==> run a <==
## axi_stream_insert_header
module axi_stream_insert_header #(
    parameter DATA_WD = 32,
    parameter DATA_BYTE_WD = DATA_WD / 8,
    parameter BYTE_CNT_WD = $clog2(DATA_BYTE_WD)
) (
    input clk,
    input rst_n,
    input valid_in,
    input [DATA_WD-1 : 0] data_in,
    input [DATA_BYTE_WD-1 : 0] keep_in,
    input last_in,
    output ready_in,
    output valid_out,
    output [DATA_WD-1 : 0] data_out,
    output [DATA_BYTE_WD-1 : 0] keep_out,
    output last_out,
    input ready_out,
    input valid_insert,
    input [DATA_WD-1 : 0] header_insert,
    input [DATA_BYTE_WD-1 : 0] keep_insert,
    input [BYTE_CNT_WD : 0] byte_insert_cnt,
    output ready_insert
);
function [BYTE_CNT_WD:0]count_1;
    input [DATA_BYTE_WD-1:0] data_in;
    reg [BYTE_CNT_WD:0]cnt,n;
begin
    cnt=0;
    for (n=0;n<DATA_BYTE_WD; n=n+1) begin
        if(data_in[n])
            cnt = cnt+1'b1; 
            count_1 =cnt;
    end
end
endfunction
localparam IDEL = 4'b0001;
localparam HAEDER_INSERT = 4'b0010;
localparam WAIT = 4'b0100;
localparam IN_OUT = 4'b1000;
reg [3:0] current_state;
reg [3:0] next_state;
reg [BYTE_CNT_WD : 0] byte_insert_cnt_temp;
reg [DATA_BYTE_WD-1 : 0] keep_insert_temp;
reg [DATA_WD-1:0] mem [0:4];
reg [1:0] addr_in;
reg [1:0] addr_out;
reg[4:0] cnt_temp;
reg [DATA_BYTE_WD-1 : 0] keepin_last;
wire [BYTE_CNT_WD:0] keepin_last_count;
wire [4:0] out_cnt ;
reg [2*DATA_WD-1 : 0] data_out_reg;
reg [2*DATA_BYTE_WD-1 : 0] keep_out_reg;
reg last_out_reg;
reg [4:0]cnt_out_temp;
    assign keepin_last_count = count_1(keepin_last); 
    assign ready_in = (current_state == HAEDER_INSERT || current_state==IN_OUT)?1'b1:1'b0;
    assign ready_insert = (current_state == IDEL)?1'b1:1'b0;
  ...
clock: 6.2 ns
lec_check: 0
cap_margin: 5
cell_pad_in_sites_detail_placement: 2
core_aspect_ratio: 1.65
core_margin: 4
core_utilization: 40
cts_cluster_diameter: 320
cts_cluster_size: 98
gpl_routability_driven: 0
gpl_timing_driven: 0
hold_slack_margin: -0.03
max_routing_layer: met5
min_routing_layer: met2
setup_slack_margin: 0.58
slew_margin: 25
run.sh (not shown) runs the stock make flow with config.mk's settings and CLKGATE_MAP_FILE=.
==> run b: changes against run a <==
==> flow/config.mk (replaced) <==
export PLATFORM = sky130hd
export DESIGN_NAME = axi_stream_insert_header
export DESIGN_NICKNAME = axi_stream_insert_header
export VERILOG_FILES = /design/flow/design.v
export SDC_FILE = /design/flow/constraint.sdc
export NUM_CORES = 4
export LEC_CHECK = 0
export CAP_MARGIN = 20
export CORE_MARGIN = 2
export CORE_UTILIZATION = 47
export PLACE_DENSITY = 0.6
export SLEW_MARGIN = 20
==> flow/constraint.sdc (replaced) <==
create_clock -name core_clock -period 4.76 [get_ports {clk}]
set_input_delay 0.9520 -clock core_clock [delete_from_list [all_inputs] [get_ports {clk}]]
set_output_delay 0.9520 -clock core_clock [all_outputs]
set_load 0.01 [all_outputs]
==> run c: changes against run a <==
==> flow/config.mk (replaced) <==
export PLATFORM = sky130hd
export DESIGN_NAME = axi_stream_insert_header
export DESIGN_NICKNAME = axi_stream_insert_header
export VERILOG_FILES = /design/flow/design.v
export SDC_FILE = /design/flow/constraint.sdc
export NUM_CORES = 4
export LEC_CHECK = 0
export CAP_MARGIN = 20
export CORE_MARGIN = 2
export CORE_UTILIZATION = 40
export PLACE_DENSITY = 0.6
export SLEW_MARGIN = 20
==> flow/constraint.sdc (replaced) <==
create_clock -name core_clock -period 5.5 [get_ports {clk}]
set_input_delay 1.1000 -clock core_clock [delete_from_list [all_inputs] [get_ports {clk}]]
set_output_delay 1.1000 -clock core_clock [all_outputs]
set_load 0.01 [all_outputs]
==> run d: changes against run a <==
==> flow/config.mk (replaced) <==
export PLATFORM = sky130hd
export DESIGN_NAME = axi_stream_insert_header
export DESIGN_NICKNAME = axi_stream_insert_header
export VERILOG_FILES = /design/flow/design.v
export SDC_FILE = /design/flow/constraint.sdc
export NUM_CORES = 4
export LEC_CHECK = 0
export CAP_MARGIN = 20
export CORE_MARGIN = 2
export CORE_UTILIZATION = 63
export CTS_CLUSTER_DIAMETER = 345
export CTS_CLUSTER_SIZE = 17
export PLACE_DENSITY = 0.6
export SLEW_MARGIN = 20
==> flow/constraint.sdc (replaced) <==
create_clock -name core_clock -period 3.64 [get_ports {clk}]
set_input_delay 0.7280 -clock core_clock [delete_from_list [all_inputs] [get_ports {clk}]]
set_output_delay 0.7280 -clock core_clock [all_outputs]
set_load 0.01 [all_outputs]
==> qor.csv <==
metric,value,unit
Die Size,0.0255,mm2
Placement Rows,56,
Placement Cell Area,0.0129,mm2
I/O Buffers,120,
post_cts resized,4,
total global routing overflow,0,
M1 GR Usage,0.424,
placed cell count,1642,
outcome,no timing/DRC/antenna violations,
the above is filed under run b

==> qor.csv <==
metric,value,unit
total global routing overflow,0,
outcome,no timing/DRC/antenna violations,
I/O Buffers,120,
M1 GR Usage,0.362,
Die Size,0.0299,mm2
the above is filed under run c

==> qor.csv <==
metric,value,unit
layout check failures,setup timing,
Final Worst Setup Slack,-0.427,ns
outcome,"complete, but fails checks",
Final setup viols,5,
Die Size,0.0192,mm2
the above is filed under run d

==> qor.csv <==
metric,value,unit
M1 GR Usage,0,
Die Size,0.0314,mm2
Stop Error,[ERROR GRT-0232] Routing congestion too high. Check the congestion heatmap in the GUI.,
Failed at,global routing,
outcome,aborted with a tool error,
Placement Rows,79,
post_cts resized,0,
the above is filed under run a

